Setup of run 1:
==> flow/design.v (excerpt) <==
module Final_Project(reset,sw1,sw2,sw3,sw4,FPGA_clk,dot_row,dot0_col,dot1_col,
							out1, out2, out3, out4, out5, out6);
Size in the first run: about 260 flip-flops, ~72 I/O pins, roughly 18000 um^2 of cells after synthesis.
==> flow/config.mk <==
export PLATFORM = sky130hd
export DESIGN_NAME = Final_Project
export DESIGN_NICKNAME = Final_Project
export VERILOG_FILES = /design/flow/design.v
export SDC_FILE = /design/flow/constraint.sdc
export NUM_CORES = 4
export LEC_CHECK = 0
export CAP_MARGIN = 20
export CORE_MARGIN = 2
export CORE_UTILIZATION = 40
export SLEW_MARGIN = 20
==> flow/constraint.sdc <==
create_clock -name core_clock -period 8.18 [get_ports {FPGA_clk}]
set_input_delay 1.6360 -clock core_clock [delete_from_list [all_inputs] [get_ports {FPGA_clk}]]
set_output_delay 1.6360 -clock core_clock [all_outputs]
set_load 0.01 [all_outputs]
run.sh (not shown) runs the stock make flow with config.mk's settings and CLKGATE_MAP_FILE=.
--- input diff run 1..run 2 ---
- MAX_ROUTING_LAYER now met4, previously not set
- PLACE_DENSITY now 0.67, previously not set
- SETUP_SLACK_MARGIN now -0.6, previously not set
- CORE_UTILIZATION now 72, was 40
- the clock period (ns, I/O delays scaled along) now 8.15, was 8.18
[summary]
- Run 2 completed end to end with timing, DRC and antenna clean.
- On critical path depth, run 2 and run 1 are basically level.
- What run 1 reported for clock-buffer cell count has to be multiplied by 0.872 to get the figure for run 2.
- Non-clock buffer count: lower on run 2
- Compared with run 1, run 2 shows fraction of the cycle the final worst path needs higher by 0.58 points.
- Relative to run 1, the static power due to leakage of run 2 is lower by 0.95%.
- Looking only at fraction of standard cell area in multi-input logic, and setting everything else aside, the higher value of run 2 and run 1 goes to run 2.
- Run 1 has a lower share of total power in combinational logic than run 2.

========
== JK ==
Starting RTL as in the previous note.
clock: 4.78 ns
lec_check: 0
abc_area: 1
cap_margin: 20
core_margin: 2
core_utilization: 72
cts_cluster_size: 75
setup_slack_margin: 1.25
slew_margin: 20
The flow ended early for JK: it failed with a tool error in 5_1_grt.
Modified inputs, MS compared to JK
Settings: CORE_UTILIZATION changed from 72 to 40; SETUP_SLACK_MARGIN removed (was 1.25); CTS_CLUSTER_SIZE removed (was 75); ABC_AREA removed (was 1); the clock period (ns, I/O delays scaled along) changed from 4.78 to 10.0.
--- outcome ---
- Going from JK to MS, post-CTS setup-driven buffer insertion count shrinks by 83.
- MS gives less effective utilization at floorplan than JK did.
- MS improves on JK in detailed placer's ending HPWL.
- MS: full flow OK, the timing, design-rule and antenna checks passed
- Synthesized area (MS / JK): 0.919
- The level count of the clock H-tree of MS is higher than that of JK.
- On MS: share of synthesized cell area in and-or and or-and compound cells is 5.9 points higher than what JK gave.
- Xor and xnor area share after synthesis up 5.6 points in MS wrt JK
- Higher simple-gate portion of the synthesized area among MS and JK: JK
The inputs of AL differ from those of MS as listed below.
Settings: CELL_PAD_IN_SITES_GLOBAL_PLACEMENT newly set to 2; CTS_CLUSTER_SIZE newly set to 26; SLEW_MARGIN changed from 20 to 10; MIN_ROUTING_LAYER newly set to met2; PLACE_DENSITY newly set to 0.66; MAX_ROUTING_LAYER newly set to met4; GPL_TIMING_DRIVEN newly set to 1; SETUP_SLACK_MARGIN newly set to -0.77; GPL_ROUTABILITY_DRIVEN newly set to 1.
==> comparison <==
In AL the implementation ran to completion but is not tape-out ready, as the final checks report design-rule violations.
The fmax of AL falls short of that of MS by 3.7%.
Compared with MS, in AL number of clock buffers in the layout lower, clock network fraction of design power rose 1.9 points, final cell count level.
On first-pass GRT wire length, the higher figure sits with AL, not MS.
Relative to AL, the following input files were edited for TR:
Settings: removing PLACE_DENSITY (formerly 0.66); removing GPL_ROUTABILITY_DRIVEN (formerly 1); setting CTS_CLUSTER_DIAMETER to 210 for the first time; setting TNS_END_PERCENT to 80 for the first time; removing SETUP_SLACK_MARGIN (formerly -0.77); removing MIN_ROUTING_LAYER (formerly met2); changing CORE_UTILIZATION from 40 to 68; removing CTS_CLUSTER_SIZE (formerly 26); removing CELL_PAD_IN_SITES_GLOBAL_PLACEMENT (formerly 2); changing SLEW_MARGIN from 10 to 20; changing the clock period (ns, I/O delays scaled along) from 10.0 to 4.86.
[summary]
Layout checks on TR: not met. Flow itself completed; violations: negative setup slack.
Of AL and TR, TR shows the higher maximum vdd ir drop, with AL below it.
In the reports for AL and TR, the smaller area overhead of the layout relative to synthesis belongs to AL.
Changes observed in TR relative to AL: smallest setup slack after layout now smaller; total met3 wirelength after detailed routing now sits lower; sequential power grew by about 100%; routed wire length went down.
Input changes introduced in PW (baseline for comparison: TR):
Settings: TNS_END_PERCENT removed (was 80); SETUP_SLACK_MARGIN newly set to 1.12; CTS_CLUSTER_DIAMETER changed from 210 to 43; GPL_TIMING_DRIVEN removed (was 1); CTS_CLUSTER_SIZE newly set to 34; the clock period (ns, I/O delays scaled along) changed from 4.86 to 4.21.
Notes after the runs:
PW did not finish: a tool error stopped it during 5_1_grt. PW vs TR on number of cells upsized or downsized after cts: PW is the higher one. Side by side, number of post-CTS setup repair buffers turned out higher in PW than in TR. CTS buffer count in PW is 3.6% above TR. PW and TR ended up with nearly the same number of buffers on the longest clock path. Diff PW and TR: last weighted congestion value of the routability-driven placer lower in TR. As far as number of H-tree levels goes, PW and TR are indistinguishable; the numbers are identical. Net count after synthesis: TR vs PW identical. From TR to PW the numbers moved as follows: chip footprint about even, post-place instance area has increased.
Power is estimated from default activity; no workload was simulated.
